Setup of run 1:
Design axi_dma_controller, start of the top module:
module axi_dma_controller #(
    parameter int ADDR_WD = 32,
    parameter int DATA_WD = 32,
    parameter int CHANNEL_COUNT = 8,  
    parameter int MAX_BURST_LEN = 16,  
    localparam int STRB_WD = DATA_WD / 8
) (
    input wire                    clk,
    input wire                    rst,
    input wire                    cmd_valid,
    input wire [ADDR_WD-1:0]      cmd_src_addr,
    input wire [ADDR_WD-1:0]      cmd_dst_addr,
    input wire [1:0]              cmd_burst,
    input wire [ADDR_WD-1:0]      cmd_len,
    input wire [2:0]              cmd_size,
    output wire                   cmd_ready,
    output wire                   M_AXI_ARVALID,
    output wire [ADDR_WD-1:0]     M_AXI_ARADDR,
    output wire [7:0]             M_AXI_ARLEN,
    output wire [2:0]             M_AXI_ARSIZE,
    output wire [1:0]             M_AXI_ARBURST,
    input wire                    M_AXI_ARREADY,
    input wire                    M_AXI_RVALID,
    input wire [DATA_WD-1:0]      M_AXI_RDATA,
    input wire [1:0]              M_AXI_RRESP,
    input wire                    M_AXI_RLAST,
    output wire                   M_AXI_RREADY,
    output wire                   M_AXI_AWVALID,
    output wire [ADDR_WD-1:0]     M_AXI_AWADDR,
    output wire [7:0]             M_AXI_AWLEN,
    output wire [2:0]             M_AXI_AWSIZE,
    output wire [1:0]             M_AXI_AWBURST,
    input wire                    M_AXI_AWREADY,
    output wire                   M_AXI_WVALID,
    output wire [DATA_WD-1:0]     M_AXI_WDATA,
    output wire [STRB_WD-1:0]     M_AXI_WSTRB,
    output wire                   M_AXI_WLAST,
    input wire                    M_AXI_WREADY,
    input wire                    M_AXI_BVALID,
    input wire [1:0]              M_AXI_BRESP,
    output wire                   M_AXI_BREADY
);
Size in the first run: ~6,400 cells after synthesis.
clock: 4.59 ns
lec_check: 0
cap_margin: 20
core_margin: 2
core_utilization: 70
setup_slack_margin: 1.2
slew_margin: 20
run.sh (not shown) runs the stock make flow with config.mk's settings and CLKGATE_MAP_FILE=.
Run 1 failed in 5_1_grt with GRT-0116.
Inputs modified between run 1 and run 2:
Settings: CORE_UTILIZATION changed from 70 to 61; CTS_CLUSTER_SIZE newly set to 37; SETUP_SLACK_MARGIN changed from 1.2 to 1.83; the clock period (ns, I/O delays scaled along) changed from 4.59 to 6.48.
Run 2 finished all stages; layout check result: FAIL, due to setup timing. Worst setup slack after placement was higher in the run labelled run 2. Reported for run 2 and run 1, number of levels in the clock H-tree turned out identical to the last digit. Diff run 1..run 2 | average size of a mapped cell | negligible. Looking at die boundary width, run 2 sits 26 microns above run 1.
## Diff of input files: run 3 against run 2
Settings: SETUP_SLACK_MARGIN now 1.88, was 1.83; CORE_UTILIZATION now 69, was 61; CTS_CLUSTER_SIZE now 32, was 37.
## What came out
- No final results exist for run 3, since it was stopped by error GRT-0116 during 5_1_grt.
- [run 3] estimated wirelength of the detail-placed design rose 12% relative to run 2
- Gate count of the mapped netlist of run 3 is on par with run 2.
- Against run 2, die size in run 3 fell by more than 10%.
- As of run 3, number of standard-cell rows in the floorplan had fallen by a few percent compared to run 2.
- From run 2 to run 3 the numbers moved as follows: pre-CTS setup slack shrank by 420 ps, number of instances resized during post-cts repair dropped 73, number of buffers created by CTS fell by 4.
Edits applied to the flow inputs when going from run 3 to run 4:
Settings: changing CORE_UTILIZATION from 69 to 67; removing SETUP_SLACK_MARGIN (formerly 1.88); changing CTS_CLUSTER_SIZE from 32 to 25; changing the clock period (ns, I/O delays scaled along) from 6.48 to 9.64.
### Flow results
Status run 4: flow complete, layout not clean - setup timing. | number of rows in the core area | lower: run 3 |. Of run 3 and run 4, run 4 shows the higher count of cells resized by post-cts repair, with run 3 below it. Standard cell area after detailed placement: run 4 vs run 3 down 1.6%. Run 3 -> run 4: synthesis area per yosys delta 0, exact match. Compared with run 3, in run 4 number of top-level pins roughly the same, starting density of the core lower, placeable core region higher. From run 3 to run 4 the numbers moved as follows: final weighted congestion in routability-driven placement lower; die boundary width rose by 1.5%. Compared with run 3, total die size in run 4 increased by a few percent.
Setup changes, run 4 to run 5
Settings: CORE_UTILIZATION changed from 67 to 70; SETUP_SLACK_MARGIN newly set to -0.56; the clock period (ns, I/O delays scaled along) changed from 9.64 to 9.14.
--- outcome ---
As the logs show, run 5 stopped at 5_1_grt after a tool error, so it never reached the end of the flow. On chip area from the yosys synthesis statistics, run 4 tracks run 5 almost exactly. Run 5 — cell area after placement about 0.36% higher, run 4 as reference. As far as cell total after placement is concerned, run 4 and run 5 perform about the same. Taking run 4 as the reference, in run 5 final weighted congestion in routability-driven placement picked up an extra about 0.3%, CTS sink count neither gained nor lost much, total I/O pin count neither gained nor lost much.
Changes in run 6 relative to run 5:
Settings: CORE_UTILIZATION: 70 -> 40; CTS_CLUSTER_SIZE: 25 -> unset; SETUP_SLACK_MARGIN: -0.56 -> unset; the clock period (ns, I/O delays scaled along): 9.14 -> 12.0.
[summary]
- Run 6 finished every step from synthesis to the final layout, and the layout passed the timing, design-rule and antenna checks.
- Measured against each other, run 6 and run 5 differ in half-perimeter wire length after detailed placement, the higher figure coming from run 5.
- Summary of the comparison: full die area is higher in run 6, relative to run 5.
- Run 5 → run 6: count of standard-cell rows climbed 44, number of buffers inserted to repair setup after CTS -107, fraction of the mapped netlist area in compound gates was more or less identical, standard cell area after detailed placement shrank by 2.9%.
- Of run 6 and run 5, run 5 shows the higher weighted congestion at the end of routability-driven global placement, with run 6 below it.
- Maximum clock path buffer count came out exactly the same in run 6 and run 5.
- Relative to run 5, minimum setup slack after placement has increased by 1910 ps in run 6.
- Compared with run 5, number of buffers added by the clock tree synthesis step in run 6 increased by a little under 10%.
- Compared to run 5, run 6 has cell resize tally after clock tree synthesis 255 lower.

---

axi_dma_controller again, from the RTL that the note above started with.
make LEC_CHECK=0 CAP_MARGIN=20 CORE_MARGIN=2 CORE_UTILIZATION=70 SLEW_MARGIN=20 finish   # period 11.7 ns
The starting point finished clean.
Change:
Settings changed: CORE_UTILIZATION 70 to 58.
Clock period 11.7 ns to 6.48 ns, I/O delays scaled along.
=> Now the flow ran to the end with violations: setup timing; cell area increases by 10%; global-route usage drops by 7.5 points; clock-buffer cell count climbs by 8; routed wire length fell by 2.4%; first-iteration DRC count fell by 23%; register-to-register slack gets worse by 4.0 ns; hold slack barely changes.
Change:
Settings changed: CORE_UTILIZATION 58 to 40.
Clock period 6.48 ns to 11.7 ns, I/O delays scaled along.
The changed run ran to the end with no violations. Worst hold slack is worse by 0.039 ns. Cell area is lower by 6.8%. Wire length is lower by 3.7%. Area after synthesis is unchanged. Die size is higher by 45%. Via count is lower by 6.8%. Global-route usage is lower by 11 points. Clock skew is lower by 0.028 ns. Critical path depth is lower by 3.
Change:
Settings changed: ABC_AREA set to 1, CORE_UTILIZATION 40 to 72.
Clock period 11.7 ns to 5.2 ns, I/O delays scaled along.
What happened: This time the run ended with an error in 5_1_grt (ODB-0269). Die size went down by 43%. Synthesized cell count went up by 49%. Area after synthesis went up by 1.5%.

---

axi_dma_controller again, from the RTL that the note above started with.
==> flow/design.v (excerpt) <==
module axi_dma_controller #(
    parameter int ADDR_WD = 32,
    parameter int DATA_WD = 32,
    parameter int CHANNEL_COUNT = 8,  
    parameter int MAX_BURST_LEN = 16,  
    localparam int STRB_WD = DATA_WD / 8
) (
    input wire                    clk,
    input wire                    rst,
    input wire                    cmd_valid,
    input wire [ADDR_WD-1:0]      cmd_src_addr,
    input wire [ADDR_WD-1:0]      cmd_dst_addr,
    input wire [1:0]              cmd_burst,
    input wire [ADDR_WD-1:0]      cmd_len,
    input wire [2:0]              cmd_size,
    output wire                   cmd_ready,
    output wire                   M_AXI_ARVALID,
    output wire [ADDR_WD-1:0]     M_AXI_ARADDR,
    output wire [7:0]             M_AXI_ARLEN,
    output wire [2:0]             M_AXI_ARSIZE,
    output wire [1:0]             M_AXI_ARBURST,
    input wire                    M_AXI_ARREADY,
    input wire                    M_AXI_RVALID,
    input wire [DATA_WD-1:0]      M_AXI_RDATA,
    input wire [1:0]              M_AXI_RRESP,
    input wire                    M_AXI_RLAST,
    output wire                   M_AXI_RREADY,
    output wire                   M_AXI_AWVALID,
    output wire [ADDR_WD-1:0]     M_AXI_AWADDR,
    output wire [7:0]             M_AXI_AWLEN,
    output wire [2:0]             M_AXI_AWSIZE,
    output wire [1:0]             M_AXI_AWBURST,
  ...
export LEC_CHECK = 0
export ABC_AREA = 1
export CAP_MARGIN = 10
export CELL_PAD_IN_SITES_GLOBAL_PLACEMENT = 3
export CORE_MARGIN = 3
export CORE_UTILIZATION = 48
export PLACE_DENSITY_LB_ADDON = 0.02
export SLEW_MARGIN = 20
export TNS_END_PERCENT = 85
create_clock -name core_clock -period 8.29 [get_ports {clk}]
The baseline finished but failed the layout checks on setup timing.
Edit:
--- a/flow/config.mk
+++ b/flow/config.mk
@@ -7,9 +7,11 @@
 export LEC_CHECK = 0
 export ABC_AREA = 1
-export CAP_MARGIN = 10
+export CAP_MARGIN = 15
+export CELL_PAD_IN_SITES_DETAIL_PLACEMENT = 1
 export CELL_PAD_IN_SITES_GLOBAL_PLACEMENT = 3
-export CORE_MARGIN = 3
-export CORE_UTILIZATION = 48
+export CORE_MARGIN = 8
+export CORE_UTILIZATION = 30
+export CTS_CLUSTER_SIZE = 54
 export PLACE_DENSITY_LB_ADDON = 0.02
 export SLEW_MARGIN = 20
-export TNS_END_PERCENT = 85
+export TNS_END_PERCENT = 50
==> flow/constraint.sdc (replaced) <==
create_clock -name core_clock -period 20.0 [get_ports {clk}]
set_input_delay 4.0000 -clock core_clock [delete_from_list [all_inputs] [get_ports {clk}]]
set_output_delay 4.0000 -clock core_clock [all_outputs]
set_load 0.01 [all_outputs]
Effect: This time the run completed with no timing, DRC or antenna violations. Wire length rose by 18%. Clock-buffer cell count rose by 36.
Edit:
==> flow/config.mk (replaced) <==
export PLATFORM = sky130hd
export DESIGN_NAME = axi_dma_controller
export DESIGN_NICKNAME = axi_dma_controller
export VERILOG_FILES = /design/flow/design.v
export SDC_FILE = /design/flow/constraint.sdc
export NUM_CORES = 4
export LEC_CHECK = 0
export CAP_MARGIN = 20
export CORE_MARGIN = 2
export CORE_UTILIZATION = 57
export SLEW_MARGIN = 20
==> flow/constraint.sdc (replaced) <==
create_clock -name core_clock -period 8.75 [get_ports {clk}]
set_input_delay 1.7500 -clock core_clock [delete_from_list [all_inputs] [get_ports {clk}]]
set_output_delay 1.7500 -clock core_clock [all_outputs]
set_load 0.01 [all_outputs]
After rerunning: The new run produced a layout that fails on setup timing; die size drops by well over a third; worst setup slack loses 6.2 ns; cell area came out higher by a few percent; cell count decreases by a quarter to a third; area after synthesis came out lower slightly; flip-flop count does not change.
Edit:
--- a/flow/config.mk
+++ b/flow/config.mk
@@ -6,6 +6,8 @@
 export NUM_CORES = 4
 export LEC_CHECK = 0
+export ABC_AREA = 1
 export CAP_MARGIN = 20
 export CORE_MARGIN = 2
-export CORE_UTILIZATION = 57
+export CORE_UTILIZATION = 70
+export SETUP_SLACK_MARGIN = -0.17
 export SLEW_MARGIN = 20
==> flow/constraint.sdc (replaced) <==
create_clock -name core_clock -period 3.75 [get_ports {clk}]
set_input_delay 0.7500 -clock core_clock [delete_from_list [all_inputs] [get_ports {clk}]]
set_output_delay 0.7500 -clock core_clock [all_outputs]
set_load 0.01 [all_outputs]
The changed run never finished: it broke off in global routing (5_1_grt).
Die area drops by 17%.
Synthesized cell count went up by 49%.
Synthesized area rises by 1.5%.
Edit:
--- a/flow/config.mk
+++ b/flow/config.mk
@@ -6,8 +6,6 @@
 export NUM_CORES = 4
 export LEC_CHECK = 0
-export ABC_AREA = 1
 export CAP_MARGIN = 20
 export CORE_MARGIN = 2
-export CORE_UTILIZATION = 70
-export SETUP_SLACK_MARGIN = -0.17
+export CORE_UTILIZATION = 14
 export SLEW_MARGIN = 20
==> flow/constraint.sdc (replaced) <==
create_clock -name core_clock -period 12.5 [get_ports {clk}]
set_input_delay 2.5000 -clock core_clock [delete_from_list [all_inputs] [get_ports {clk}]]
set_output_delay 2.5000 -clock core_clock [all_outputs]
set_load 0.01 [all_outputs]
Result:
- This time the run finished with timing, DRC and antenna clean
- die area rises to 4.9 times its value
- synthesized cell count falls by 33%
- area after synthesis falls by 1.5%
Edit:
--- a/flow/config.mk
+++ b/flow/config.mk
@@ -6,6 +6,9 @@
 export NUM_CORES = 4
 export LEC_CHECK = 0
+export ABC_AREA = 1
 export CAP_MARGIN = 20
+export CORE_ASPECT_RATIO = 1.32
 export CORE_MARGIN = 2
-export CORE_UTILIZATION = 14
+export CORE_UTILIZATION = 72
 export SLEW_MARGIN = 20
+export TNS_END_PERCENT = 50
==> flow/constraint.sdc (replaced) <==
create_clock -name core_clock -period 4.18 [get_ports {clk}]
set_input_delay 0.8360 -clock core_clock [delete_from_list [all_inputs] [get_ports {clk}]]
set_output_delay 0.8360 -clock core_clock [all_outputs]
set_load 0.01 [all_outputs]
What happened: The changed run aborted during global routing (5_1_grt) on GRT-0116. Synthesized area rose by 1.5%. Die size went down by 80%. Synthesized cell count came out higher by 49%.

---

axi_dma_controller again, from the RTL that the note above started with.
export LEC_CHECK = 0
export ABC_AREA = 1
export CAP_MARGIN = 20
export CORE_ASPECT_RATIO = 1.32
export CORE_MARGIN = 2
export CORE_UTILIZATION = 72
export CTS_CLUSTER_DIAMETER = 154
export CTS_CLUSTER_SIZE = 100
export SLEW_MARGIN = 20
export TNS_END_PERCENT = 50
create_clock -name core_clock -period 3.02 [get_ports {clk}]
The baseline failed in global routing.
Rerun with:
- CORE_ASPECT_RATIO: 1.32 -> 1.19
- CTS_CLUSTER_DIAMETER: 154 -> 400
- CTS_CLUSTER_SIZE: 100 -> not set
- PLACE_DENSITY_LB_ADDON: not set -> 0.01
- clock period: 3.02 -> 4.18 ns (I/O delays scaled with it)
- The new run stopped in global routing, error GRT-0232
- synthesized cell count does not change
- area after synthesis stays the same
- die size is about the same
Rerun with:
- CORE_ASPECT_RATIO: 1.19 -> not set
- CTS_CLUSTER_DIAMETER: 400 -> not set
- CTS_CLUSTER_SIZE: not set -> 79
- PLACE_DENSITY_LB_ADDON: 0.01 -> not set
- SETUP_SLACK_MARGIN: not set -> -0.17
- TNS_END_PERCENT: 50 -> not set
- clock period: 4.18 -> 3.67 ns (I/O delays scaled with it)
The changed run never finished: it broke off in global routing on GRT-0232.
Synthesized cell count stays the same.
Die area barely changes.
Synthesized area does not change.
Rerun with:
- CORE_ASPECT_RATIO: not set -> 1.32
- CTS_CLUSTER_DIAMETER: not set -> 400
- CTS_CLUSTER_SIZE: 79 -> not set
- SETUP_SLACK_MARGIN: -0.17 -> not set
- TNS_END_PERCENT: not set -> 50
- clock period: 3.67 -> 4.18 ns (I/O delays scaled with it)
Effect: The new run aborted during global routing. Synthesized area does not change. Die size stays flat. Synthesized cell count stays the same.

---

Starting RTL as in the previous note.
make LEC_CHECK=0 CAP_MARGIN=5 CORE_MARGIN=6 CORE_UTILIZATION=28 CTS_CLUSTER_DIAMETER=236 PLACE_DENSITY_LB_ADDON=0.24 SLEW_MARGIN=20 finish   # period 12.0 ns
The first run finished with timing, DRC and antenna clean.
Next try:
--- a/flow/config.mk
+++ b/flow/config.mk
@@ -6,8 +6,10 @@
 export NUM_CORES = 4
 export LEC_CHECK = 0
-export CAP_MARGIN = 5
-export CORE_MARGIN = 6
-export CORE_UTILIZATION = 28
-export CTS_CLUSTER_DIAMETER = 236
+export CAP_MARGIN = 35
+export CORE_MARGIN = 3
+export CORE_UTILIZATION = 43
+export CTS_CLUSTER_DIAMETER = 148
+export GPL_ROUTABILITY_DRIVEN = 0
 export PLACE_DENSITY_LB_ADDON = 0.24
+export SETUP_SLACK_MARGIN = 0.06
 export SLEW_MARGIN = 20
Outcome: The changed run completed without violations. Non-clock buffer count shrinks by 34. Global-route usage grows by 7.1 points. Critical path depth shrinks by 3.
Next try:
==> flow/config.mk (replaced) <==
export PLATFORM = sky130hd
export DESIGN_NAME = axi_dma_controller
export DESIGN_NICKNAME = axi_dma_controller
export VERILOG_FILES = /design/flow/design.v
export SDC_FILE = /design/flow/constraint.sdc
export NUM_CORES = 4
export LEC_CHECK = 0
export ABC_AREA = 1
export CAP_MARGIN = 35
export CORE_MARGIN = 4
export CORE_UTILIZATION = 31
export CTS_CLUSTER_DIAMETER = 227
export GPL_ROUTABILITY_DRIVEN = 0
export GPL_TIMING_DRIVEN = 1
export PLACE_DENSITY_LB_ADDON = 0.04
export SLEW_MARGIN = 20
=> Final area grows by 2.1%. Wire length increases by 27%. Synthesized area went up by 1.5%. Core utilization decreases by 14 points. Setup slack improved by 130 ps. Synthesized cell count rose by 49%. Clock skew came out higher by 15 ps. Maximum frequency increases by 1.1%.
